## flow/run.sh

```bash
#!/bin/bash
# the make line also repeats each setting of config.mk as NAME=value (left out here)
make -C /OpenROAD-flow-scripts/flow DESIGN_CONFIG=/design/flow/config.mk WORK_HOME=/design/flow/orfs CLKGATE_MAP_FILE= finish
```

## flow/config.mk

```make
export PLATFORM = sky130hd
export DESIGN_NAME = AudDSP
export DESIGN_NICKNAME = AudDSP
export VERILOG_FILES = /design/flow/design.v
export SDC_FILE = /design/flow/constraint.sdc
export NUM_CORES = 4
export LEC_CHECK = 0
export CAP_MARGIN = 20
export CORE_MARGIN = 2
export CORE_UTILIZATION = 70
export CTS_CLUSTER_DIAMETER = 221
export CTS_CLUSTER_SIZE = 41
export HOLD_SLACK_MARGIN = -0.09
export SLEW_MARGIN = 20
```

## flow/constraint.sdc

```tcl
create_clock -name core_clock -period 45.4 [get_ports {i_clk}]
set_input_delay 9.0800 -clock core_clock [delete_from_list [all_inputs] [get_ports {i_clk}]]
set_output_delay 9.0800 -clock core_clock [all_outputs]
set_load 0.01 [all_outputs]
```

## flow/design.v

```verilog
module AudDSP (
    input i_rst_n,
    input i_clk,
    input i_start,  
    input i_pause,  
    input [2:0] i_speed,
    input i_is_slow,
    input i_slow_mode,
    input i_daclrck,                
    input signed [15:0] i_sram_data,
    input [19:0] i_sram_stop_addr,  
    output signed [15:0] o_dac_data,
    output o_en,                    
    output o_is_pause,
    output [19:0] o_sram_addr
);
    localparam S_IDLE = 0;
    localparam S_PAUSE = 1;
    localparam S_PLAY = 2;
    localparam S_EMPTY = 3;
    reg [2:0] state_r, state_w;
    reg is_pause_r, is_pause_w;
    reg is_slow_r, is_slow_w;
    reg slow_mode_r, slow_mode_w;
    reg [2:0] speed_r, speed_w;
    reg [3:0] slow_counter_r, slow_counter_w;
    reg [1:0] get_data_counter_r, get_data_counter_w;
    reg [19:0] addr_r, addr_w;
    reg signed [15:0] sram_data_r, sram_data_w, sram_data_next_r, sram_data_next_w;
    reg [15:0] o_data_r, o_data_w;
    assign o_en = !i_daclrck;
    assign o_dac_data = o_data_r;
    assign o_sram_addr = addr_r;
    assign o_is_pause = is_pause_r;
    always @(*) begin
        state_w = state_r;
        case(state_r)
            S_IDLE: begin
                if(i_start)         state_w = S_PAUSE;
                else                state_w = S_IDLE;
            end
            S_PAUSE: begin
                if(!is_pause_r)     state_w = S_PLAY;
                else                state_w = S_PAUSE;
            end
            S_PLAY: begin
                if(is_pause_r)      state_w = S_PAUSE;
                else begin
                    if(!i_daclrck)  state_w = S_EMPTY;
                    else            state_w = S_PLAY;
                end
            end
            S_EMPTY: begin
                if(is_pause_r)      state_w = S_PAUSE;
                else begin
                    if(!i_daclrck)  state_w = S_EMPTY;
                    else            state_w = S_PLAY;
                end
            end
        endcase
    end
    always @(*) begin
        slow_counter_w = slow_counter_r;
        case(state_r)
            S_IDLE:     slow_counter_w = 0;
            S_PAUSE:    slow_counter_w = 0;
            S_PLAY: begin
                if(is_slow_r && !is_pause_r && i_daclrck) begin
                    if(slow_counter_r == speed_r)   slow_counter_w = 0;
                    else                            slow_counter_w = slow_counter_r + 1;
                end
            end
        endcase
    end
    always @(*) begin
        get_data_counter_w = get_data_counter_r;
        case(state_r)
            S_IDLE:     get_data_counter_w = 0;
            S_PAUSE:    get_data_counter_w = 0;
            S_PLAY: begin
                if(get_data_counter_r < 3)  get_data_counter_w = get_data_counter_r + 1;
            end
            S_EMPTY:    get_data_counter_w = 0;
        endcase
    end
    always @(*) begin
        is_pause_w = is_pause_r;
        case(state_r)
            S_IDLE:                 is_pause_w = 1;
            S_PAUSE: if(i_pause)    is_pause_w = 0;
            S_PLAY:  if(i_pause)    is_pause_w = 1;
            S_EMPTY: if(i_pause)    is_pause_w = 1;
        endcase
    end
    always @(*) begin
        is_slow_w = is_slow_r;
        slow_mode_w = slow_mode_r;
        speed_w = speed_r;
        case(state_r)
            S_IDLE: begin
                is_slow_w = 0;
                slow_mode_w = 0;
                speed_w = 0;
            end
            S_PAUSE: begin
                is_slow_w = i_is_slow;
                slow_mode_w = i_slow_mode;
                speed_w = i_speed;
            end
            S_PLAY: begin
                is_slow_w = is_slow_r;
                slow_mode_w = slow_mode_r;
                speed_w = speed_r;
            end
            S_EMPTY: begin
                is_slow_w = i_is_slow;
                slow_mode_w = i_slow_mode;
                speed_w = i_speed;
            end
        endcase
    end
    reg [20:0] temp_addr;      
    always @(*) begin
        addr_w = addr_r;
        temp_addr = addr_r;
        case(state_r)
            S_IDLE:     temp_addr = 0;
            S_PLAY: begin
                if(get_data_counter_r == 0) begin
                    if(is_slow_r) begin
                        if(slow_counter_r == 0)     temp_addr = addr_r + 1;
                    end
                    else                            temp_addr = addr_r + speed_r + 1;
                end
            end
        endcase
        if(temp_addr > i_sram_stop_addr)    addr_w = 0;
        else                                addr_w = temp_addr;
    end
    always @(*) begin
        sram_data_w = sram_data_r;
        sram_data_next_w = sram_data_next_r;
        case(state_r)
            S_IDLE: begin
                sram_data_w = 0;
                sram_data_next_w = 0;
            end
            S_PAUSE: begin
                sram_data_next_w = i_sram_data;
            end
            S_PLAY: begin
                if(get_data_counter_r == 2) begin
                    if(is_slow_r)begin           
                        if(slow_counter_r == 0) begin
                            sram_data_w = sram_data_next_r;
                            sram_data_next_w = i_sram_data;
                        end
                    end
                    else begin                   
                        sram_data_w = sram_data_next_r;
                        sram_data_next_w = i_sram_data;
                    end
                end
            end
        endcase
    end
    reg signed [16:0] diff;
    reg signed [20:0] diff_counter_prod;
    reg signed [20:0] diff_counter_prod_div_speed;
    always @(*) begin
        o_data_w = o_data_r;
        diff = 0;
        diff_counter_prod = 0;
        diff_counter_prod_div_speed = 0;
        case(state_r)
            S_IDLE: o_data_w = 0;
            S_PLAY: begin
                if(get_data_counter_r == 3) begin
                    if(is_slow_r) begin
                        if(slow_mode_r) begin
                            diff = $signed(sram_data_next_r) - $signed(sram_data_r);
                            diff_counter_prod = $signed(diff) * $signed({1'b0, slow_counter_r});
                            diff_counter_prod_div_speed = $signed($signed(diff_counter_prod) / $signed({1'b0, speed_r + 1}));
                            o_data_w = $signed($signed(sram_data_r) + $signed(diff_counter_prod_div_speed));
                        end
                        else o_data_w = sram_data_r;
                    end
                    else o_data_w = sram_data_r;
                end
            end
        endcase
    end
    always_ff @(posedge i_clk or negedge i_rst_n) begin
        if(!i_rst_n) begin
            state_r <= S_IDLE;
            is_pause_r <= 1;
            addr_r <= 0;
            speed_r <= 0;
            o_data_r <= 0;
            is_slow_r <= 0;
            slow_mode_r <= 0;
            sram_data_r <= 0;
            slow_counter_r <= 0;
            sram_data_next_r <= 0;
            get_data_counter_r <= 0;
        end
        else begin
            state_r <= state_w;
            is_pause_r <= is_pause_w;
            addr_r <= addr_w;
            speed_r <= i_speed;
            o_data_r <= o_data_w;
            is_slow_r <= i_is_slow;
            slow_mode_r <= i_slow_mode;
            sram_data_r <= sram_data_w;
            slow_counter_r <= slow_counter_w;
            sram_data_next_r <= sram_data_next_w;
            get_data_counter_r <= get_data_counter_w;
        end
    end
endmodule
```

==> impl_metrics.json, run 1 <==
{
  "ys_top_cells_by_count": "nand2_1 (373), nor2_1 (356), a21oi_1 (237), ha_1 (230), inv_1 (192)",
  "die_w_um": 203.7,
  "post-synth-top-area-fraction_pct": 10.31,
  "edf_count": 0,
  "compound_area_share_pct": 29.89,
  "synth_top_cell_by_count": "nand2_1",
  "fp-row-count": 73,
  "top_area_cell": "ha_1",
  "ys_cells": 3922,
  "initCoreUtil_pct": 70.60,
  "die_area_um2": 41500,
  "yosys.area_share.adder_pct": 13.03,
  "stop_stage": "detailed placement (3_5_place_dp)",
  "synth.distinct_cells": 151,
  "finalWeightedCongestion": 1.149,
  "io_pins": 84,
  "async_reset_ff_share_pct": 100.0,
  "dieHeight_um": 203.7,
  "ys.flops": 84,
  "ys_seq_share_pct": 7.537,
  "yosysWarnings": 1,
  "mux_share_pct": 3.509,
  "synth.logic.top_family": "simple AND/OR/NAND/NOR gates",
  "core-area_um2": 39550,
  "syn-instance-count": 3922,
  "simple_gate_share_pct": 33.48,
  "ys.flop_type": "dfrtp_1",
  "ys_top_cells_by_area": "ha_1 (10%), dfrtp_1 (7.3%), xnor2_1 (5.3%)",
  "status": "stopped before the end",
  "netlist_area_um2": 27920,
  "ys_sh_xor_pct": 8.151,
  "synth_area_per_cell_um2": 7.120,
  "port_buffers": 83,
  "firstError": "[ERROR DPL-0038] Utilization greater than 100%, impossible to legalize",
  "yosys-stat-area_um2": 27920
}
==> metrics by stage <==
stage,std cells,instance area (µm²)
after floorplan,3933,29260
after global placement,6105,42710
==> run 2: changes to the inputs <==
CAP_MARGIN = 0   (was 20)
CORE_UTILIZATION = 71   (was 70)
CTS_CLUSTER_DIAMETER = 351   (was 221)
CTS_CLUSTER_SIZE = 31   (was 41)
GPL_TIMING_DRIVEN = 1   (was unset)
HOLD_SLACK_MARGIN = unset   (was -0.09)
MAX_ROUTING_LAYER = met4   (was unset)
SETUP_SLACK_MARGIN = 5.0   (was unset)
clock period = 79.3 ns   (was 45.4 ns; I/O delays follow)
==> run 2 against run 1 <==
The run now finishes clean. Synthesized area is the same. Die area shrank 1.4%. Synthesized cell count is the same.
==> impl_metrics.json, run 2 <==
{
  "cp_common_cell": "ha_1",
  "drtIter0Drc": 4599,
  "cts_max_path_buffers": 2,
  "ys_top_cells_by_area": "ha_1 (10%), dfrtp_1 (7.3%), xnor2_1 (5.3%)",
  "path_clk_slew_ns": 0.07,
  "slew_violations": 0,
  "drv_cap": 0,
  "h-tree-depth": 3,
  "top_layer": "met4",
  "crit_family": "simple AND/OR/NAND/NOR gates",
  "yosysWarnings": 1,
  "ys.flops": 84,
  "grt_setup_unrepaired": "false",
  "vias_per_cell": 7.359,
  "async_reset_ff_share_pct": 100.0,
  "finalClockPeriodUsage_pct": 91.11,
  "critPathArrivalTime_ns": 72.47,
  "crit_cells": 331,
  "ys_cells": 3922,
  "crit_path_top_delay_cell": "or4b_2",
  "synth_top_cell_by_count": "nand2_1",
  "clkSinkCount": 84,
  "synth.distinct_cells": 151,
  "grt-ovfl-total": 0,
  "worstSkewPairLatency_ns": 0.36,
  "initCoreUtil_pct": 72.08,
  "synth.logic.top_family": "simple AND/OR/NAND/NOR gates",
  "fmax_mhz": 13.84,
  "io_pins": 84,
  "netlist_area_um2": 27920,
  "hold_path_startpoint": "o_data_r[8]$_DFFE_PN0P_",
  "num_vias": 33670,
  "timing.rr.end": "o_data_r[15]$_DFFE_PN0P_",
  "cts_tree": "yes",
  "rr_worst_depth": 331,
  "die_area_um2": 40930,
  "wl_mm": 98.46,
  "grt_usage_pct": 45.45,
  "area_growth_pct": 12.17,
  "cts_buffers": 9,
  "route.detailed.drc": 0,
  "core-area_um2": 38740,
  "skew_ns": 0.01074,
  "layout_setup_ws_ns": 7.053,
  "stdcell_count": 4575,
  "drt_pass1_iterations": 9,
  "tightest_slew_ns": 1.297,
  "hold_depth": 2,
  "tool_warnings": 33,
  "drtAntennaViolNets": 0,
  "path_max_fanout": 20,
  "met3_length_mm": 11.09,
  "dieHeight_um": 202.3,
  "path_buffers": 12,
  "wl_met1_mm": 37.80,
  "max_slew_margin_pct": 12.88,
  "ys_sh_xor_pct": 8.151,
  "yosys-stat-area_um2": 27920,
  "clock-root-buffer": "clkbuf_16",
  "ys_top_cells_by_count": "nand2_1 (373), nor2_1 (356), a21oi_1 (237), ha_1 (230), inv_1 (192)",
  "rrSetupSlack_ns": 7.05,
  "critPathRequiredTime_ns": 79.53,
  "min_period_ns": 72.25,
  "cp-end-kind": "register",
  "grt_pass1_vias": 31240,
  "final_util_pct": 80.86,
  "min_path_type": "reg2reg",
  "yosys.area_share.adder_pct": 13.03,
  "post-synth-top-area-fraction_pct": 10.31,
  "routedWlPerCell_um": 21.52,
  "syn-instance-count": 3922,
  "met2_wirelength_mm": 43.96,
  "simple_gate_share_pct": 33.48,
  "placed_area_um2": 29220,
  "reg2reg_from": "speed_r[2]$_DFF_PN0_",
  "design_area_um2": 31320,
  "compound_area_share_pct": 29.89,
  "path_class": "reg2reg",
  "die_w_um": 202.3,
  "grt_pass1_wl_mm": 153.3,
  "nNetsFinal": 4364,
  "dp_cells": 4450,
  "finalWeightedCongestion": 1.147,
  "mux_share_pct": 3.509,
  "dpl_worst_slack_ns": -3.376,
  "cpPeakStageDelay_ns": 0.72,
  "grt_max_degree": 85,
  "antenna_found_initial": 1,
  "hpwlAfterDp_mm": 73.33,
  "crit_end": "o_data_r[15]$_DFFE_PN0P_",
  "critPathLaunch": "speed_r[2]$_DFF_PN0_",
  "status": "timing/DRC/antenna clean",
  "top_area_cell": "ha_1",
  "min_to": "o_data_r[8]$_DFFE_PN0P_",
  "synth_area_per_cell_um2": 7.120,
  "hold_viol": 0,
  "fill_cells": 2589,
  "port_buffers": 83,
  "ys.flop_type": "dfrtp_1",
  "edf_count": 0,
  "fp-row-count": 72,
  "ys_seq_share_pct": 7.537,
  "start_kind": "register",
  "setup_viol": 0
}
## run 2: per-stage QoR
| stage | hold WS [ns] | setup TNS, ns |
|---|---|---|
| 3_5_place_dp | 0.4758 | -30.33 |
| 4_1_cts | 0.4930 | 0 |
| 6_report | 0.4937 | 0 |
| 5_1_grt | 0.5238 | 0 |
| 2_1_floorplan | 0.4647 | 0 |
| 3_3_place_gp | 0.4662 | 0 |
## run 2: cell type report
type,instances,area [µm²],share of cell area [%]
Antenna cell,1,2.502,0.007989
Clock buffer,10,239.0,0.7630
Clock inverter,6,72.57,0.2317
Inverter,196,740.7,2.365
Multi-Input combinational cell,3543,25660,81.91
Sequential cell,84,2107,6.727
Tap cell,518,648.1,2.069
Timing Repair Buffer,217,1856,5.924
## run 2: what timing repair did
action / in CTS / in global routing
endpoints found under the setup margin: 16 / 16
gates resized: 93 / 127
cloned: 0 / 2
setup buffers: 16 / 90
pin swaps: 16 / 54
hold endpoints to repair: 0 / 0
hold buffers: 0 / 0
## run 2: per-layer routing
layer	up-vias	GRT usage, %
met5	-	-
met4	0	21.61
met3	624	7.627
met2	2526	71.44
met1	15530	56.79
li1	14990	-
==> run 3: changes to the inputs <==
CAP_MARGIN = 10   (was 0)
CELL_PAD_IN_SITES_DETAIL_PLACEMENT = 0   (was unset)
CORE_MARGIN = 8   (was 2)
CORE_UTILIZATION = 52   (was 71)
CTS_CLUSTER_DIAMETER = unset   (was 351)
CTS_CLUSTER_SIZE = unset   (was 31)
GPL_ROUTABILITY_DRIVEN = 0   (was unset)
HOLD_SLACK_MARGIN = 0.28   (was unset)
MIN_ROUTING_LAYER = met1   (was unset)
PLACE_DENSITY_LB_ADDON = 0.22   (was unset)
SETUP_SLACK_MARGIN = unset   (was 5.0)
TNS_END_PERCENT = 95   (was unset)
clock period = 153.0 ns   (was 79.3 ns; I/O delays follow)
==> run 3 against run 2 <==
Critical path type unchanged. Critical endpoint unchanged. Core utilization decreased by 25 points. Flip-flop count is the same. Register-to-register slack gained 61 ns. Clock skew is essentially flat.
==> impl_metrics.json, run 3 <==
{
  "dieHeight_um": 247.7,
  "crit_end": "o_data_r[15]$_DFFE_PN0P_",
  "edf_count": 0,
  "netlist_area_um2": 27920,
  "syn-instance-count": 3922,
  "port_buffers": 83,
  "fmax_mhz": 11.73,
  "drtAntennaViolNets": 0,
  "final_util_pct": 55.50,
  "mux_share_pct": 3.509,
  "grt_usage_pct": 27.16,
  "cts-resized-gates": 0,
  "ys_sh_xor_pct": 8.151,
  "cts_tree": "yes",
  "drv_cap": 0,
  "tool_warnings": 31,
  "fill_cells": 5245,
  "synth_area_per_cell_um2": 7.120,
  "max_slew_margin_pct": 28.00,
  "hold_buffers": 0,
  "grt_pass1_wl_mm": 139.0,
  "cts_setup_buffers": 0,
  "simple_gate_share_pct": 33.48,
  "ys_seq_share_pct": 7.537,
  "ys.flop_type": "dfrtp_1",
  "hold_viol": 0,
  "tightest_slew_ns": 1.071,
  "ys_top_cells_by_count": "nand2_1 (373), nor2_1 (356), a21oi_1 (237), ha_1 (230), inv_1 (192)",
  "route.detailed.drc": 0,
  "ys.flops": 84,
  "initCoreUtil_pct": 52.20,
  "io_pins": 84,
  "rrSetupSlack_ns": 67.73,
  "clock-root-buffer": "clkbuf_16",
  "min_path_type": "reg2reg",
  "critPathLaunch": "speed_r[0]$_DFF_PN0_",
  "setup_viol": 0,
  "fin_tns_setup_ns": 0,
  "timing.rr.end": "o_data_r[15]$_DFFE_PN0P_",
  "dpl_worst_slack_ns": 69.15,
  "yosysWarnings": 1,
  "yosys.area_share.adder_pct": 13.03,
  "hold_path_startpoint": "o_data_r[2]$_DFFE_PN0P_",
  "cp-end-kind": "register",
  "min_to": "o_data_r[2]$_DFFE_PN0P_",
  "area_growth_pct": 6.318,
  "async_reset_ff_share_pct": 100.0,
  "holdWs_ns": 0.4831,
  "wl_met1_mm": 39.82,
  "synth.distinct_cells": 151,
  "cpPeakStageDelay_ns": 0.77,
  "ys_cells": 3922,
  "grt_max_degree": 45,
  "critPathRequiredTime_ns": 153.21,
  "die_w_um": 247.7,
  "grt_setup_unrepaired": "false",
  "core-area_um2": 53500,
  "finalClockPeriodUsage_pct": 55.74,
  "drt_pass1_iterations": 6,
  "hpwlAfterDp_mm": 68.24,
  "die_area_um2": 61370,
  "cts_buffers": 9,
  "synth_top_cell_by_count": "nand2_1",
  "path_max_fanout": 37,
  "start_kind": "register",
  "min_period_ns": 85.27,
  "met3_length_mm": 4.338,
  "hold_depth": 2,
  "skew_ns": 0.01069,
  "layout_setup_ws_ns": 67.73,
  "grt-ovfl-total": 0,
  "critPathArrivalTime_ns": 85.48,
  "fp-row-count": 85,
  "met2_wirelength_mm": 38.31,
  "worstSkewPairLatency_ns": 0.34,
  "num_vias": 30010,
  "path_buffers": 12,
  "crit_path_top_delay_cell": "nor2_1",
  "clkSinkCount": 84,
  "routedWlPerCell_um": 18.17,
  "top_layer": "met4",
  "top_area_cell": "ha_1",
  "crit_cells": 330,
  "synth.logic.top_family": "simple AND/OR/NAND/NOR gates",
  "slew_violations": 0,
  "compound_area_share_pct": 29.89,
  "cts_max_path_buffers": 2,
  "path_clk_slew_ns": 0.07,
  "grt_pass1_vias": 27590,
  "antenna_found_initial": 2,
  "vias_per_cell": 6.477,
  "drtIter0Drc": 2418,
  "nNetsFinal": 4243,
  "yosys-stat-area_um2": 27920,
  "ys_top_cells_by_area": "ha_1 (10%), dfrtp_1 (7.3%), xnor2_1 (5.3%)",
  "reg2reg_from": "speed_r[0]$_DFF_PN0_",
  "status": "timing/DRC/antenna clean",
  "path_class": "reg2reg",
  "post-synth-top-area-fraction_pct": 10.31,
  "h-tree-depth": 3,
  "cp_common_cell": "a21oi_1",
  "wl_mm": 84.18,
  "crit_family": "AND-OR/OR-AND gates",
  "rr_worst_depth": 330
}
==> run 3: cell type report <==
class	instances	area, µm²	area share [%]
multi-input cells	3542	24690	83.15
clock buffers	9	225.2	0.7586
well taps	696	870.8	2.933
diodes	2	5.005	0.01686
clock inverters	7	123.9	0.4172
repair buffers	97	933.4	3.144
flip-flops and latches	84	2106	7.093
inverters	196	737.0	2.482
==> run 3: metal layers <==
layer	vias to the layer above	global-route usage (%)
met4	0	6.444
met1	14110	37.35
met2	988	43.43
met3	133	1.657
met5	-	-
li1	14770	-
==> run 3: through the flow <==
| step | cell area (µm²) | instances |
|---|---|---|
| finish | 29690 | 4633 |
| global route | 29690 | 4633 |
| floorplan | 27960 | 3933 |
| detailed placement | 29330 | 4615 |
| global placement | 29330 | 4615 |
| CTS | 29680 | 4631 |
==> run 4: changes to the inputs <==
ABC_AREA = 1   (was unset)
CAP_MARGIN = 0   (was 10)
CELL_PAD_IN_SITES_DETAIL_PLACEMENT = unset   (was 0)
CORE_MARGIN = 2   (was 8)
CORE_UTILIZATION = 72   (was 52)
CTS_CLUSTER_DIAMETER = 351   (was unset)
CTS_CLUSTER_SIZE = 31   (was unset)
GPL_ROUTABILITY_DRIVEN = unset   (was 0)
HOLD_SLACK_MARGIN = -0.09   (was 0.28)
MIN_ROUTING_LAYER = unset   (was met1)
PLACE_DENSITY_LB_ADDON = 0.2   (was 0.22)
SETUP_SLACK_MARGIN = 5.0   (was unset)
TNS_END_PERCENT = unset   (was 95)
clock period = 49.4 ns   (was 153.0 ns; I/O delays follow)
==> run 4 against run 3 <==
Synthesized area up 20%. Synthesized cell count up 52%. Die area down 22%. The run now fails in global routing (5_1_grt).
==> impl_metrics.json, run 4 <==
{
  "top_area_cell": "nand2_1",
  "async_reset_ff_share_pct": 100.0,
  "cts_buffers": 9,
  "placed_area_um2": 35820,
  "cts_max_path_buffers": 2,
  "die_w_um": 219.3,
  "fp-row-count": 78,
  "yosys-stat-area_um2": 33390,
  "io_pins": 84,
  "ys_top_cells_by_count": "nand2_1 (1516), inv_1 (909), nor2_1 (755), nand3_1 (563), ha_1 (230)",
  "edf_count": 0,
  "h-tree-depth": 3,
  "firstError": "[ERROR GRT-0232] Routing congestion too high. Check the congestion heatmap in the GUI.",
  "ys_seq_share_pct": 6.303,
  "grt-ovfl-total": 2451,
  "status": "stopped before the end",
  "mux_share_pct": 0.02998,
  "ys_cells": 5960,
  "stop_stage": "global routing (5_1_grt)",
  "hpwlAfterDp_mm": 83.52,
  "grt_usage_pct": 99.12,
  "core-area_um2": 45580,
  "ys_top_cells_by_area": "nand2_1 (17%), inv_1 (10%), ha_1 (8.6%)",
  "synth_area_per_cell_um2": 5.602,
  "ys.flop_type": "dfrtp_1",
  "dieHeight_um": 219.3,
  "ys_sh_xor_pct": 5.352,
  "post-synth-top-area-fraction_pct": 17.04,
  "netlist_area_um2": 33390,
  "initCoreUtil_pct": 73.26,
  "ys.flops": 84,
  "port_buffers": 83,
  "clock-root-buffer": "clkbuf_16",
  "syn-instance-count": 5960,
  "dpl_worst_slack_ns": -2.550,
  "compound_area_share_pct": 10.49,
  "simple_gate_share_pct": 52.56,
  "synth_top_cell_by_count": "nand2_1",
  "clkSinkCount": 84,
  "finalWeightedCongestion": 1.092,
  "hold_buffers": 0,
  "synth.logic.top_family": "simple AND/OR/NAND/NOR gates",
  "yosysWarnings": 1,
  "yosys.area_share.adder_pct": 10.84,
  "synth.distinct_cells": 80,
  "die_area_um2": 48110
}
## run 4: routing by layer
metal  GRT usage, %  GRT overflow
met1          91.68           213
met2          114.4          1584
met3          87.50           144
met4          105.1           510
met5              -             -
## run 4: what timing repair did
item / in CTS
buffers inserted: 205
gates cloned: 8
endpoints found under the setup margin: 16
gates resized: 194
pin swaps: 191
## run 4: metrics by stage
stage          std cells  utilization (%)  hold WS [ns]
2_1_floorplan       5971                -        0.4430
3_3_place_gp        6671            78.59        0.4953
3_5_place_dp        6671            78.59        0.5017
4_1_cts             6900            84.86        0.5107
==> run 5: changes to the inputs <==
CAP_MARGIN = 30   (was 0)
CELL_PAD_IN_SITES_GLOBAL_PLACEMENT = 1   (was unset)
CORE_ASPECT_RATIO = 1.27   (was unset)
CORE_UTILIZATION = 68   (was 72)
CTS_CLUSTER_DIAMETER = 43   (was 351)
CTS_CLUSTER_SIZE = unset   (was 31)
GPL_ROUTABILITY_DRIVEN = 0   (was unset)
HOLD_SLACK_MARGIN = unset   (was -0.09)
MAX_ROUTING_LAYER = met5   (was met4)
PLACE_DENSITY = 0.54   (was unset)
PLACE_DENSITY_LB_ADDON = unset   (was 0.2)
SETUP_SLACK_MARGIN = unset   (was 5.0)
SLEW_MARGIN = 0   (was 20)
clock period = 65.6 ns   (was 49.4 ns; I/O delays follow)
==> run 5 against run 4 <==
The flow stops in global placement without I/O (3_1_place_gp_skip_io). Synthesized area is the same. Die area grew 5.8%. Synthesized cell count is the same.
==> impl_metrics.json, run 5 <==
{
  "status": "stopped before the end",
  "stop_stage": "global placement without I/O (3_1_place_gp_skip_io)",
  "firstError": "[ERROR GPL-0301] Utilization 113.025 % exceeds 100%.",
  "synth_top_cell_by_count": "nand2_1",
  "simple_gate_share_pct": 52.56,
  "compound_area_share_pct": 10.49,
  "synth_area_per_cell_um2": 5.602,
  "die_area_um2": 50900,
  "initCoreUtil_pct": 68.83,
  "synth.logic.top_family": "simple AND/OR/NAND/NOR gates",
  "fp-row-count": 91,
  "ys.flop_type": "dfrtp_1",
  "async_reset_ff_share_pct": 100.0,
  "top_area_cell": "nand2_1",
  "ys_top_cells_by_count": "nand2_1 (1516), inv_1 (909), nor2_1 (755), nand3_1 (563), ha_1 (230)",
  "ys_seq_share_pct": 6.303,
  "syn-instance-count": 5960,
  "core-area_um2": 48500,
  "yosys.area_share.adder_pct": 10.84,
  "edf_count": 0,
  "synth.distinct_cells": 80,
  "ys_cells": 5960,
  "dieHeight_um": 253.7,
  "yosysWarnings": 1,
  "ys.flops": 84,
  "yosys-stat-area_um2": 33390,
  "post-synth-top-area-fraction_pct": 17.04,
  "die_w_um": 200.6,
  "ys_top_cells_by_area": "nand2_1 (17%), inv_1 (10%), ha_1 (8.6%)",
  "ys_sh_xor_pct": 5.352,
  "netlist_area_um2": 33390,
  "mux_share_pct": 0.02998
}
==> run 6: changes to the inputs <==
CAP_MARGIN = 0   (was 30)
CELL_PAD_IN_SITES_GLOBAL_PLACEMENT = unset   (was 1)
CORE_ASPECT_RATIO = 0.86   (was 1.27)
CORE_UTILIZATION = 72   (was 68)
CTS_CLUSTER_DIAMETER = 41   (was 43)
CTS_CLUSTER_SIZE = 31   (was unset)
HOLD_SLACK_MARGIN = -0.09   (was unset)
MAX_ROUTING_LAYER = met4   (was met5)
PLACE_DENSITY = unset   (was 0.54)
PLACE_DENSITY_LB_ADDON = 0.01   (was unset)
SETUP_SLACK_MARGIN = 5.0   (was unset)
SLEW_MARGIN = 20   (was 0)
TNS_END_PERCENT = 35   (was unset)
clock period = 49.6 ns   (was 65.6 ns; I/O delays follow)
==> run 6 against run 5 <==
The flow stops in global routing (5_1_grt). Synthesized area unchanged. Die area down 5.5%. Synthesized cell count unchanged.
==> impl_metrics.json, run 6 <==
{
  "simple_gate_share_pct": 52.56,
  "hpwlAfterDp_mm": 83.98,
  "ys_seq_share_pct": 6.303,
  "ys_top_cells_by_count": "nand2_1 (1516), inv_1 (909), nor2_1 (755), nand3_1 (563), ha_1 (230)",
  "status": "stopped before the end",
  "grt-ovfl-total": 247,
  "ys_sh_xor_pct": 5.352,
  "top_area_cell": "nand2_1",
  "core-area_um2": 46030,
  "h-tree-depth": 3,
  "port_buffers": 83,
  "synth_area_per_cell_um2": 5.602,
  "ys_top_cells_by_area": "nand2_1 (17%), inv_1 (10%), ha_1 (8.6%)",
  "stop_stage": "global routing (5_1_grt)",
  "async_reset_ff_share_pct": 100.0,
  "dp_cells": 6670,
  "netlist_area_um2": 33390,
  "mux_share_pct": 0.02998,
  "die_area_um2": 48110,
  "grt_usage_pct": 85.07,
  "post-synth-top-area-fraction_pct": 17.04,
  "edf_count": 0,
  "placed_area_um2": 35800,
  "fp-row-count": 73,
  "cts_buffers": 9,
  "synth_top_cell_by_count": "nand2_1",
  "compound_area_share_pct": 10.49,
  "clock-root-buffer": "clkbuf_16",
  "io_pins": 84,
  "dieHeight_um": 203.7,
  "synth.distinct_cells": 80,
  "clkSinkCount": 84,
  "yosysWarnings": 1,
  "die_w_um": 236.2,
  "yosys.area_share.adder_pct": 10.84,
  "cts_max_path_buffers": 2,
  "yosys-stat-area_um2": 33390,
  "synth.logic.top_family": "simple AND/OR/NAND/NOR gates",
  "initCoreUtil_pct": 72.53,
  "firstError": "[ERROR GRT-0232] Routing congestion too high. Check the congestion heatmap in the GUI.",
  "ys.flops": 84,
  "ys.flop_type": "dfrtp_1",
  "ys_cells": 5960,
  "syn-instance-count": 5960
}
## run 6: through the flow
step	setup WS (ns)	util, %
2_1_floorplan	-0.04066	-
3_3_place_gp	-0.04094	77.77
3_5_place_dp	-2.263	77.77
4_1_cts	5.025	82.67
## run 6: what timing repair did
| action | 4_1_cts |
|---|---|
| hold buffers | 0 |
| pin swaps | 149 |
| setup endpoints to repair | 16 |
| cloned | 6 |
| gates resized | 156 |
| setup buffers | 162 |
## run 6: metal layers
layer	overflow	track usage [%]
met5	-	-
met4	92	83.25
met3	14	73.24
met2	133	97.85
met1	8	82.92
==> run 7: changes to the inputs <==
CAP_MARGIN = 20   (was 0)
CELL_PAD_IN_SITES_DETAIL_PLACEMENT = 2   (was unset)
CORE_ASPECT_RATIO = unset   (was 0.86)
CORE_UTILIZATION = 36   (was 72)
CTS_CLUSTER_DIAMETER = 232   (was 41)
CTS_CLUSTER_SIZE = unset   (was 31)
GPL_ROUTABILITY_DRIVEN = unset   (was 0)
GPL_TIMING_DRIVEN = unset   (was 1)
HOLD_SLACK_MARGIN = unset   (was -0.09)
PLACE_DENSITY_LB_ADDON = 0.08   (was 0.01)
SETUP_SLACK_MARGIN = unset   (was 5.0)
SLEW_MARGIN = 10   (was 20)
TNS_END_PERCENT = unset   (was 35)
clock period = 132.0 ns   (was 49.6 ns; I/O delays follow)
==> run 7 against run 6 <==
The run now finishes clean. Synthesized area did not move. Synthesized cell count unchanged. Die area up 98%.
==> impl_metrics.json, run 7 <==
{
  "status": "timing/DRC/antenna clean",
  "dieHeight_um": 308.5,
  "ys.flop_type": "dfrtp_1",
  "cpPeakStageDelay_ns": 0.67,
  "fmax_mhz": 14.50,
  "port_buffers": 83,
  "stdcell_count": 7243,
  "layout_setup_ws_ns": 63.01,
  "critPathArrivalTime_ns": 69.23,
  "ys_top_cells_by_area": "nand2_1 (17%), inv_1 (10%), ha_1 (8.6%)",
  "die_area_um2": 95190,
  "area_growth_pct": 6.251,
  "drv_cap": 0,
  "cts-resized-gates": 0,
  "path_max_fanout": 39,
  "clock-root-buffer": "clkbuf_16",
  "die_w_um": 308.5,
  "grt_setup_unrepaired": "false",
  "synth.distinct_cells": 80,
  "antenna_found_initial": 1,
  "crit_family": "simple AND/OR/NAND/NOR gates",
  "yosysWarnings": 1,
  "skew_ns": 0.009934,
  "tool_warnings": 31,
  "yosys-stat-area_um2": 33390,
  "edf_count": 0,
  "crit_path_top_delay_cell": "nand3_1",
  "crit_end": "o_data_r[15]$_DFFE_PN0P_",
  "ys_sh_xor_pct": 5.352,
  "drtAntennaViolNets": 0,
  "crit_cells": 354,
  "netlist_area_um2": 33390,
  "start_kind": "register",
  "min_path_type": "reg2reg",
  "async_reset_ff_share_pct": 100.0,
  "top_area_cell": "nand2_1",
  "path_clk_slew_ns": 0.08,
  "finalWeightedCongestion": 0.9479,
  "dpl_worst_slack_ns": 63.45,
  "hpwlAfterDp_mm": 129.8,
  "cp-end-kind": "register",
  "route.detailed.drc": 0,
  "hold_path_startpoint": "state_r[0]$_DFF_PN1_",
  "max_slew_margin_pct": 37.43,
  "routedWlPerCell_um": 20.88,
  "grt_pass1_vias": 44940,
  "dp_cells": 7224,
  "nNetsFinal": 6307,
  "grt-ovfl-total": 0,
  "cts_tree": "yes",
  "cts_buffers": 9,
  "core-area_um2": 91800,
  "hold_depth": 2,
  "compound_area_share_pct": 10.49,
  "critPathLaunch": "speed_r[0]$_DFF_PN0_",
  "worstSkewPairLatency_ns": 0.36,
  "vias_per_cell": 5.567,
  "setup_viol": 0,
  "cp_common_cell": "nand2_1",
  "path_class": "reg2reg",
  "holdWs_ns": 0.5198,
  "drtIter0Drc": 1855,
  "reg2reg_from": "speed_r[0]$_DFF_PN0_",
  "simple_gate_share_pct": 52.56,
  "rrSetupSlack_ns": 63.01,
  "timing.rr.end": "o_data_r[15]$_DFFE_PN0P_",
  "fp-row-count": 111,
  "clkSinkCount": 84,
  "fill_cells": 12090,
  "syn-instance-count": 5960,
  "grt_pass1_wl_mm": 241.5,
  "slew_violations": 0,
  "synth.logic.top_family": "simple AND/OR/NAND/NOR gates",
  "mux_share_pct": 0.02998,
  "ys.flops": 84,
  "wl_mm": 151.2,
  "logic_area_um2": 26520,
  "synth_area_per_cell_um2": 5.602,
  "grt_usage_pct": 31.94,
  "cts_max_path_buffers": 2,
  "critPathRequiredTime_ns": 132.25,
  "drt_pass1_iterations": 5,
  "initCoreUtil_pct": 36.37,
  "rr_worst_depth": 354,
  "path_buffers": 51,
  "io_pins": 84,
  "fin_tns_setup_ns": 0,
  "post-synth-top-area-fraction_pct": 17.04,
  "min_period_ns": 68.99,
  "ff_latch_area_um2": 2106,
  "final_util_pct": 38.64,
  "hold_buffers": 0,
  "finalClockPeriodUsage_pct": 52.26,
  "ys_cells": 5960,
  "h-tree-depth": 3,
  "hold_viol": 0,
  "min_to": "state_r[0]$_DFF_PN1_",
  "grt_max_degree": 66,
  "num_vias": 40320,
  "tightest_slew_ns": 0.9359,
  "ys_seq_share_pct": 6.303,
  "ys_top_cells_by_count": "nand2_1 (1516), inv_1 (909), nor2_1 (755), nand3_1 (563), ha_1 (230)",
  "cts_setup_buffers": 0,
  "yosys.area_share.adder_pct": 10.84,
  "synth_top_cell_by_count": "nand2_1"
}
-- run 7: stage by stage --
| step | instance area [µm²] |
|---|---|
| detailed placement | 35150 |
| global placement | 35150 |
| finish | 35470 |
| CTS | 35450 |
| global route | 35470 |
| floorplan | 33430 |
-- run 7: area by class of cell --
| cell class | instances | share of cell area, % |
|---|---|---|
| sequential | 84 | 5.936 |
| multi-input combinational | 4737 | 74.75 |
| clock buffer | 9 | 0.6349 |
| clock inverter | 7 | 0.2222 |
| tap | 1243 | 4.384 |
| timing repair buffer | 97 | 2.652 |
| inverter | 1065 | 11.41 |
| antenna | 1 | 0.007054 |
-- run 7: routing by layer --
layer  routed length [µm]  GRT usage [%]  vias up
met5                    0              -        -
li1                     -              -    19120
met2                79390          59.71      704
met3                 3768          1.781      271
met1                63500          36.42    20230
met4                 4591          9.450        0
==> run 8: changes to the inputs <==
CELL_PAD_IN_SITES_DETAIL_PLACEMENT = unset   (was 2)
CORE_UTILIZATION = 69   (was 36)
CTS_CLUSTER_DIAMETER = unset   (was 232)
MAX_ROUTING_LAYER = unset   (was met4)
PLACE_DENSITY = 0.42   (was unset)
PLACE_DENSITY_LB_ADDON = unset   (was 0.08)
SLEW_MARGIN = 20   (was 10)
clock period = 86.0 ns   (was 132.0 ns; I/O delays follow)
==> run 8 against run 7 <==
Routed wire length is 35% lower. Critical path type unchanged. Via count shrank 5.6%. Still clean on timing, DRC and antenna. Final cell count is 8.7% lower.
==> impl_metrics.json, run 8 <==
{
  "top_area_cell": "nand2_1",
  "clock-root-buffer": "clkbuf_16",
  "status": "timing/DRC/antenna clean",
  "reg2reg_from": "speed_r[0]$_DFF_PN0_",
  "grt_pass1_wl_mm": 162.2,
  "drv_cap": 0,
  "netlist_area_um2": 33390,
  "yosysWarnings": 1,
  "die_w_um": 224.0,
  "compound_area_share_pct": 10.49,
  "crit_cells": 354,
  "grt_usage_pct": 38.24,
  "io_pins": 84,
  "ys_top_cells_by_area": "nand2_1 (17%), inv_1 (10%), ha_1 (8.6%)",
  "timing.rr.end": "o_data_r[15]$_DFFE_PN0P_",
  "vias_per_cell": 5.761,
  "min_period_ns": 64.42,
  "edf_count": 0,
  "cts_buffers": 9,
  "critPathRequiredTime_ns": 86.22,
  "dpl_worst_slack_ns": 22.40,
  "initCoreUtil_pct": 69.93,
  "ys.flops": 84,
  "grt_max_degree": 55,
  "ys_top_cells_by_count": "nand2_1 (1516), inv_1 (909), nor2_1 (755), nand3_1 (563), ha_1 (230)",
  "design_area_um2": 34660,
  "grt-ovfl-total": 0,
  "cp-end-kind": "register",
  "critPathLaunch": "speed_r[0]$_DFF_PN0_",
  "path_clk_slew_ns": 0.07,
  "synth.logic.top_family": "simple AND/OR/NAND/NOR gates",
  "layout_setup_ws_ns": 21.58,
  "drtAntennaViolNets": 0,
  "fp-row-count": 80,
  "ys_cells": 5960,
  "fmax_mhz": 15.52,
  "syn-instance-count": 5960,
  "nNetsFinal": 6304,
  "synth_top_cell_by_count": "nand2_1",
  "start_kind": "register",
  "antenna_found_initial": 0,
  "fin_tns_setup_ns": 0,
  "h-tree-depth": 3,
  "worstSkewPairLatency_ns": 0.35,
  "path_buffers": 50,
  "setup_viol": 0,
  "ys_sh_xor_pct": 5.352,
  "finalClockPeriodUsage_pct": 74.91,
  "final_util_pct": 72.59,
  "grt_pass1_vias": 34530,
  "grt_setup_unrepaired": "false",
  "path_max_fanout": 39,
  "async_reset_ff_share_pct": 100.0,
  "area_growth_pct": 3.811,
  "yosys.area_share.adder_pct": 10.84,
  "route.detailed.drc": 0,
  "finalWeightedCongestion": 1.026,
  "placed_area_um2": 34350,
  "simple_gate_share_pct": 52.56,
  "hold_depth": 1,
  "dieHeight_um": 224.0,
  "insertedDiodeCount": 0,
  "core-area_um2": 47750,
  "stdcell_count": 6611,
  "wl_mm": 98.69,
  "synth_area_per_cell_um2": 5.602,
  "cp_common_cell": "nand2_1",
  "cpPeakStageDelay_ns": 0.68,
  "hold_path_startpoint": "state_r[2]$_DFF_PN0_",
  "cts_setup_buffers": 0,
  "path_class": "reg2reg",
  "hold_buffers": 0,
  "yosys-stat-area_um2": 33390,
  "port_buffers": 83,
  "rrSetupSlack_ns": 21.58,
  "clkSinkCount": 84,
  "min_path_type": "reg2reg",
  "synth.distinct_cells": 80,
  "drtIter0Drc": 3500,
  "cts_max_path_buffers": 2,
  "mux_share_pct": 0.02998,
  "post-synth-top-area-fraction_pct": 17.04,
  "holdWs_ns": 0.5037,
  "die_area_um2": 50160,
  "tool_warnings": 33,
  "skew_ns": 0.01072,
  "rr_worst_depth": 354,
  "routedWlPerCell_um": 14.93,
  "min_to": "is_pause_r$_DFFE_PN1P_",
  "cts_tree": "yes",
  "slew_violations": 0,
  "hpwlAfterDp_mm": 81.79,
  "tightest_slew_ns": 0.9977,
  "num_vias": 38090,
  "crit_family": "simple AND/OR/NAND/NOR gates",
  "dp_cells": 6595,
  "ys_seq_share_pct": 6.303,
  "cts-resized-gates": 0,
  "crit_end": "o_data_r[15]$_DFFE_PN0P_",
  "crit_path_top_delay_cell": "inv_2",
  "ys.flop_type": "dfrtp_1",
  "hold_viol": 0,
  "max_slew_margin_pct": 33.24,
  "critPathArrivalTime_ns": 64.64,
  "drt_pass1_iterations": 9
}
==> run 8: final cells by class <==
| cell class | instances | area [µm²] |
|---|---|---|
| Clock buffer | 9 | 225.2 |
| Fill cell | 4421 | 13090 |
| Clock inverter | 7 | 82.58 |
| Sequential cell | 84 | 2106 |
| Multi-Input combinational cell | 4737 | 26520 |
| Tap cell | 615 | 769.5 |
| Timing Repair Buffer | 94 | 910.9 |
| Inverter | 1065 | 4049 |
==> run 8: layer usage <==
layer  up-vias  part of all wire, %  track usage, %  routed length (µm)
met2      1499                   47           67.16               46530
met3       234                  7.1           3.686                7037
li1      19190                    -               -                   -
met5         -                    0               0                   0
met4         0                  3.5           13.23                3444
met1     17160                   42           48.77               41680
==> run 9: changes to the inputs <==
CORE_UTILIZATION = 71   (was 69)
PLACE_DENSITY = unset   (was 0.42)
clock period = 86.9 ns   (was 86.0 ns; I/O delays follow)
==> run 9 against run 8 <==
Still clean. Via count up 2.7%. Critical path depth unchanged. First-iteration DRC count up 26%. Setup slack better by 0.79 ns. Maximum frequency down 0.17%. Non-clock buffer count down 2. Critical path type unchanged. Critical endpoint unchanged.
==> impl_metrics.json, run 9 <==
{
  "path_class": "reg2reg",
  "hpwlAfterDp_mm": 82.74,
  "path_clk_slew_ns": 0.07,
  "cts_setup_buffers": 0,
  "clkSinkCount": 84,
  "grt_pass1_wl_mm": 171.1,
  "dpl_worst_slack_ns": 23.45,
  "finalClockPeriodUsage_pct": 74.26,
  "top_area_cell": "nand2_1",
  "area_growth_pct": 3.777,
  "dieHeight_um": 220.9,
  "path_buffers": 51,
  "final_util_pct": 74.58,
  "hold_depth": 1,
  "drv_cap": 0,
  "initCoreUtil_pct": 71.87,
  "synth_area_per_cell_um2": 5.602,
  "ys_top_cells_by_area": "nand2_1 (17%), inv_1 (10%), ha_1 (8.6%)",
  "cp_common_cell": "nand2_1",
  "min_period_ns": 64.53,
  "drtIter0Drc": 4408,
  "hold_buffers": 0,
  "grt_pass1_vias": 36500,
  "synth.logic.top_family": "simple AND/OR/NAND/NOR gates",
  "fill_cells": 3952,
  "netlist_area_um2": 33390,
  "grt_usage_pct": 41.05,
  "ys.flops": 84,
  "dp_cells": 6585,
  "skew_ns": 0.007113,
  "h-tree-depth": 3,
  "synth.distinct_cells": 80,
  "wl_mm": 103.8,
  "core-area_um2": 46460,
  "tightest_slew_ns": 0.9552,
  "yosys-stat-area_um2": 33390,
  "routedWlPerCell_um": 15.73,
  "cts-resized-gates": 0,
  "insertedDiodeCount": 0,
  "ys_top_cells_by_count": "nand2_1 (1516), inv_1 (909), nor2_1 (755), nand3_1 (563), ha_1 (230)",
  "cts_buffers": 9,
  "cts_max_path_buffers": 2,
  "drtAntennaViolNets": 0,
  "min_to": "is_pause_r$_DFFE_PN1P_",
  "grt-ovfl-total": 0,
  "rrSetupSlack_ns": 22.37,
  "tool_warnings": 33,
  "ys_cells": 5960,
  "mux_share_pct": 0.02998,
  "critPathRequiredTime_ns": 87.14,
  "nNetsFinal": 6302,
  "rr_worst_depth": 354,
  "syn-instance-count": 5960,
  "hold_viol": 0,
  "die_area_um2": 48770,
  "grt_setup_unrepaired": "false",
  "crit_cells": 354,
  "vias_per_cell": 5.925,
  "critPathArrivalTime_ns": 64.77,
  "simple_gate_share_pct": 52.56,
  "fp-row-count": 79,
  "hold_path_startpoint": "state_r[2]$_DFF_PN0_",
  "cp-end-kind": "register",
  "num_vias": 39110,
  "slew_violations": 0,
  "synth_top_cell_by_count": "nand2_1",
  "yosysWarnings": 1,
  "worstSkewPairLatency_ns": 0.36,
  "async_reset_ff_share_pct": 100.0,
  "clock-root-buffer": "clkbuf_16",
  "ys.flop_type": "dfrtp_1",
  "die_w_um": 220.9,
  "setup_viol": 0,
  "io_pins": 84,
  "timing.rr.end": "o_data_r[15]$_DFFE_PN0P_",
  "status": "timing/DRC/antenna clean",
  "crit_family": "simple AND/OR/NAND/NOR gates",
  "edf_count": 0,
  "post-synth-top-area-fraction_pct": 17.04,
  "layout_setup_ws_ns": 22.37,
  "crit_end": "o_data_r[15]$_DFFE_PN0P_",
  "fin_tns_setup_ns": 0,
  "grt_max_degree": 85,
  "finalWeightedCongestion": 1.019,
  "max_slew_margin_pct": 36.17,
  "port_buffers": 83,
  "cpPeakStageDelay_ns": 0.62,
  "ys_seq_share_pct": 6.303,
  "critPathLaunch": "speed_r[0]$_DFF_PN0_",
  "path_max_fanout": 39,
  "antenna_found_initial": 0,
  "compound_area_share_pct": 10.49,
  "drt_pass1_iterations": 10,
  "crit_path_top_delay_cell": "nor2_1",
  "yosys.area_share.adder_pct": 10.84,
  "ys_sh_xor_pct": 5.352,
  "route.detailed.drc": 0,
  "cts_tree": "yes",
  "reg2reg_from": "speed_r[0]$_DFF_PN0_",
  "start_kind": "register",
  "min_path_type": "reg2reg",
  "stdcell_count": 6601,
  "fmax_mhz": 15.50
}
## run 9: area by class of cell
cell class              instances  area (µm²)  share of cell area (%)
multi-input cells            4737       26520                   76.53
inverters                    1065        4049                   11.69
flip-flops and latches         84        2106                   6.078
repair buffers                 92       899.6                   2.596
well taps                     607       759.5                   2.192
clock buffers                   9       225.2                  0.6500
clock inverters                 7       92.59                  0.2672
## run 9: routing by layer
| metal | vias up | track usage, % | part of all wire, % |
|---|---|---|---|
| li1 | 19170 | - | - |
| met1 | 17570 | 51.07 | 40 |
| met2 | 1883 | 70.75 | 46 |
| met3 | 490 | 4.873 | 8.4 |
| met4 | 0 | 19.01 | 5.2 |
| met5 | - | 0 | 0 |
## run 9: per-stage QoR
stage               hold WS [ns]  area (µm²)
finish                    0.4972       34650
global route              0.5160       34650
CTS                       0.4959       34640
detailed placement        0.4829       34330
global placement          0.4826       34330
floorplan                 0.4430       33430
==> run 10: changes to the inputs <==
CORE_UTILIZATION = 72   (was 71)
CTS_CLUSTER_DIAMETER = 376   (was unset)
CTS_CLUSTER_SIZE = 100   (was unset)
PLACE_DENSITY = 0.81   (was unset)
TNS_END_PERCENT = 5   (was unset)
clock period = 63.5 ns   (was 86.9 ns; I/O delays follow)
==> run 10 against run 9 <==
Still clean on timing, DRC and antenna. Die area is 1.4% lower. Hold slack got worse by 0.0047 ns. Final cell count grew 0.52%. Critical path depth increased by 4. Global-route usage decreased by 0.29 points.
==> impl_metrics.json, run 10 <==
{
  "status": "timing/DRC/antenna clean",
  "simple_gate_share_pct": 52.56,
  "wl_mm": 102.6,
  "critPathRequiredTime_ns": 63.73,
  "grt_usage_pct": 40.76,
  "fmax_mhz": 17.28,
  "hpwlAfterDp_mm": 82.36,
  "die_area_um2": 48110,
  "path_max_fanout": 38,
  "clock-root-buffer": "clkbuf_16",
  "io_pins": 84,
  "hold_viol": 0,
  "reg2reg_from": "speed_r[0]$_DFF_PN0_",
  "design_area_um2": 35110,
  "hold_buffers": 0,
  "cts_max_path_buffers": 2,
  "vias_per_cell": 5.926,
  "finalClockPeriodUsage_pct": 91.12,
  "busiest_layer": "met2",
  "ys_top_cells_by_area": "nand2_1 (17%), inv_1 (10%), ha_1 (8.6%)",
  "route.detailed.drc": 0,
  "ys_top_cells_by_count": "nand2_1 (1516), inv_1 (909), nor2_1 (755), nand3_1 (563), ha_1 (230)",
  "crit_family": "simple AND/OR/NAND/NOR gates",
  "rr_worst_depth": 358,
  "mux_share_pct": 0.02998,
  "path_clk_slew_ns": 0.07,
  "min_to": "is_pause_r$_DFFE_PN1P_",
  "synth.logic.top_family": "simple AND/OR/NAND/NOR gates",
  "hold_path_startpoint": "state_r[2]$_DFF_PN0_",
  "top_area_cell": "nand2_1",
  "cp_common_cell": "nand2_1",
  "cp-end-kind": "register",
  "ys_seq_share_pct": 6.303,
  "core-area_um2": 45580,
  "layout_setup_ws_ns": 5.641,
  "min_path_type": "reg2reg",
  "use_met2_pct": 67.66,
  "critPathLaunch": "speed_r[0]$_DFF_PN0_",
  "ys.flop_type": "dfrtp_1",
  "dieHeight_um": 219.3,
  "skew_ns": 0.01097,
  "yosys-stat-area_um2": 33390,
  "start_kind": "register",
  "min_period_ns": 57.86,
  "yosys.area_share.adder_pct": 10.84,
  "grt-ovfl-total": 0,
  "ys.flops": 84,
  "crit_cells": 358,
  "synth_area_per_cell_um2": 5.602,
  "hold_depth": 1,
  "placed_area_um2": 34340,
  "tool_warnings": 33,
  "clkSinkCount": 84,
  "crit_end": "o_data_r[15]$_DFFE_PN0P_",
  "drt_pass1_iterations": 6,
  "worstSkewPairLatency_ns": 0.35,
  "grt_pass1_vias": 34670,
  "critPathArrivalTime_ns": 58.09,
  "timing.rr.end": "o_data_r[15]$_DFFE_PN0P_",
  "rrSetupSlack_ns": 5.64,
  "routedWlPerCell_um": 15.47,
  "post-synth-top-area-fraction_pct": 17.04,
  "insertedDiodeCount": 0,
  "ys_sh_xor_pct": 5.352,
  "grt_max_degree": 57,
  "die_w_um": 219.3,
  "async_reset_ff_share_pct": 100.0,
  "compound_area_share_pct": 10.49,
  "antenna_found_initial": 1,
  "setup_viol": 0,
  "drv_cap": 0,
  "path_class": "reg2reg",
  "drtIter0Drc": 4287,
  "tightest_slew_ns": 0.9838,
  "yosysWarnings": 1,
  "synth.distinct_cells": 80,
  "fp-row-count": 78,
  "initCoreUtil_pct": 73.26,
  "ys_cells": 5960,
  "crit_path_top_delay_cell": "ha_1",
  "netlist_area_um2": 33390,
  "finalWeightedCongestion": 1.059,
  "grt_pass1_wl_mm": 164.0,
  "dp_cells": 6581,
  "cts_tree": "yes",
  "port_buffers": 83,
  "dpl_worst_slack_ns": 1.126,
  "path_buffers": 54,
  "cpPeakStageDelay_ns": 0.43,
  "stdcell_count": 6635,
  "edf_count": 0,
  "synth_top_cell_by_count": "nand2_1",
  "num_vias": 39320,
  "cts_buffers": 9,
  "nNetsFinal": 6343,
  "slew_violations": 0,
  "syn-instance-count": 5960,
  "area_growth_pct": 5.168,
  "met3_usage_pct": 5.350,
  "max_slew_margin_pct": 34.25,
  "drtAntennaViolNets": 0,
  "use_met1_pct": 53.26,
  "h-tree-depth": 3
}
run 10: timing repair:
action / in CTS / in global routing
hold endpoints to repair: 0 / 0
endpoints found under the setup margin: 0 / 16
setup buffers: 0 / 28
gates resized: 0 / 48
run 10: layout make-up:
class,count,area (µm²)
repair buffers,123,1157
flip-flops and latches,84,2106
inverters,1065,4056
multi-input cells,4747,26750
clock inverters,7,68.82
fillers,3794,10460
clock buffers,9,225.2
well taps,600,750.7
run 10: layer usage:
layer	vias up	wire length, µm
met3	363	9883
met1	17580	42130
met5	-	13
li1	19290	-
met4	2	4429
met2	2081	46180
run 10: through the flow:
| stage | util (%) | setup TNS (ns) | hold WS, ns |
|---|---|---|---|
| 6_report | 77.04 | 0 | 0.4925 |
| 3_3_place_gp | 75.35 | 0 | 0.4809 |
| 3_5_place_dp | 75.35 | 0 | 0.4813 |
| 4_1_cts | 75.99 | 0 | 0.4926 |
| 2_1_floorplan | - | 0 | 0.4430 |
| 5_1_grt | 77.04 | -0.2962 | 0.5308 |
==> run 11: changes to the inputs <==
ABC_AREA = unset   (was 1)
CAP_MARGIN = 0   (was 20)
CTS_CLUSTER_DIAMETER = 351   (was 376)
CTS_CLUSTER_SIZE = 37   (was 100)
GPL_TIMING_DRIVEN = 1   (was unset)
PLACE_DENSITY = 0.45   (was 0.81)
SETUP_SLACK_MARGIN = -0.16   (was unset)
TNS_END_PERCENT = unset   (was 5)
clock period = 72.5 ns   (was 63.5 ns; I/O delays follow)
==> run 11 against run 10 <==
Critical path depth decreased by 21. Critical path type unchanged. Still clean on timing, DRC and antenna. First-iteration DRC count increased by 7.2%. Global-route usage increased by 3.5 points. Sequential share of layout area increased by 0.72 points.
==> impl_metrics.json, run 11 <==
{
  "path_max_fanout": 11,
  "grt_max_degree": 85,
  "cts_tree": "yes",
  "post-synth-top-area-fraction_pct": 10.31,
  "drv_cap": 0,
  "die_w_um": 200.9,
  "simple_gate_share_pct": 33.48,
  "synth.logic.top_family": "simple AND/OR/NAND/NOR gates",
  "yosys.area_share.adder_pct": 13.03,
  "critPathLaunch": "speed_r[1]$_DFF_PN0_",
  "setup_viol": 0,
  "ys_top_cells_by_area": "ha_1 (10%), dfrtp_1 (7.3%), xnor2_1 (5.3%)",
  "skew_ns": 0.01160,
  "cts_max_path_buffers": 2,
  "nNetsFinal": 4405,
  "path_buffers": 11,
  "vias_per_cell": 7.253,
  "async_reset_ff_share_pct": 100.0,
  "ys_cells": 3922,
  "compound_area_share_pct": 29.89,
  "hold_viol": 0,
  "min_path_type": "reg2reg",
  "wl_mm": 95.93,
  "synth_top_cell_by_count": "nand2_1",
  "start_kind": "register",
  "crit_path_top_delay_cell": "or4b_4",
  "hpwlAfterDp_mm": 73.75,
  "dpl_worst_slack_ns": -3.620,
  "antenna_found_initial": 0,
  "dp_cells": 4537,
  "crit_cells": 337,
  "fill_cells": 2746,
  "tool_warnings": 33,
  "io_pins": 84,
  "status": "timing/DRC/antenna clean",
  "clkSinkCount": 84,
  "finalWeightedCongestion": 1.105,
  "fmax_mhz": 14.28,
  "grt-ovfl-total": 0,
  "routedWlPerCell_um": 20.79,
  "stdcell_count": 4615,
  "cp_common_cell": "ha_1",
  "h-tree-depth": 3,
  "die_area_um2": 40370,
  "design_area_um2": 31410,
  "grt_pass1_vias": 31060,
  "placed_area_um2": 29930,
  "port_buffers": 83,
  "max_slew_margin_pct": 25.20,
  "crit_end": "o_data_r[15]$_DFFE_PN0P_",
  "worstSkewPairLatency_ns": 0.35,
  "reg2reg_from": "speed_r[1]$_DFF_PN0_",
  "critPathRequiredTime_ns": 72.70,
  "area_growth_pct": 12.50,
  "fin_tns_setup_ns": 0,
  "grt_usage_pct": 44.24,
  "yosysWarnings": 1,
  "initCoreUtil_pct": 72.59,
  "cts_buffers": 9,
  "synth.distinct_cells": 151,
  "path_clk_slew_ns": 0.07,
  "clock-root-buffer": "clkbuf_16",
  "finalClockPeriodUsage_pct": 96.61,
  "drtAntennaViolNets": 0,
  "timing.rr.end": "o_data_r[15]$_DFFE_PN0P_",
  "insertedDiodeCount": 0,
  "fp-row-count": 72,
  "crit_family": "AND-OR/OR-AND gates",
  "grt_pass1_wl_mm": 152.9,
  "hold_depth": 2,
  "ys.flops": 84,
  "ys_top_cells_by_count": "nand2_1 (373), nor2_1 (356), a21oi_1 (237), ha_1 (230), inv_1 (192)",
  "min_to": "o_data_r[13]$_DFFE_PN0P_",
  "tightest_slew_ns": 1.106,
  "netlist_area_um2": 27920,
  "rrSetupSlack_ns": 2.46,
  "rr_worst_depth": 337,
  "drt_pass1_iterations": 14,
  "path_class": "reg2reg",
  "cpPeakStageDelay_ns": 0.61,
  "slew_violations": 0,
  "dieHeight_um": 200.9,
  "ys_seq_share_pct": 7.537,
  "min_period_ns": 70.04,
  "cp-end-kind": "register",
  "synth_area_per_cell_um2": 7.120,
  "num_vias": 33470,
  "layout_setup_ws_ns": 2.460,
  "ys_sh_xor_pct": 8.151,
  "mux_share_pct": 3.509,
  "top_area_cell": "ha_1",
  "drtIter0Drc": 4594,
  "core-area_um2": 38470,
  "critPathArrivalTime_ns": 70.25,
  "ys.flop_type": "dfrtp_1",
  "edf_count": 0,
  "route.detailed.drc": 0,
  "yosys-stat-area_um2": 27920,
  "syn-instance-count": 3922,
  "hold_path_startpoint": "o_data_r[13]$_DFFE_PN0P_"
}
-- run 11: area by class of cell --
cell class / instances / area (µm²) / share of cell area [%]
Multi-Input combinational cell: 3543 / 25470 / 81.07
Timing Repair Buffer: 258 / 2147 / 6.835
Sequential cell: 84 / 2111 / 6.720
Inverter: 196 / 740.7 / 2.358
Tap cell: 518 / 648.1 / 2.063
Clock buffer: 9 / 225.2 / 0.7170
Clock inverter: 7 / 75.07 / 0.2390
-- run 11: metrics by stage --
stage / hold WS (ns) / utilization [%]
final: 0.4836 / 81.66
after global routing: 0.5103 / 81.66
after CTS: 0.4839 / 79.24
after detailed placement: 0.4693 / 77.81
after global placement: 0.4645 / 77.78
after floorplan: 0.4647 / -
-- run 11: layer usage --
layer / wire, µm / GRT usage [%]
met1: 37940 / 58.62
met3: 10450 / 7.224
met2: 43010 / 71.50
met4: 4538 / 18.31
met5: 0 / 0
-- run 11: what timing repair did --
item,CTS,global route
endpoints found under the setup margin,16,16
setup buffers,9,51
hold buffers,0,0
gates cloned,1,1
pin swaps,6,39
resized,38,126
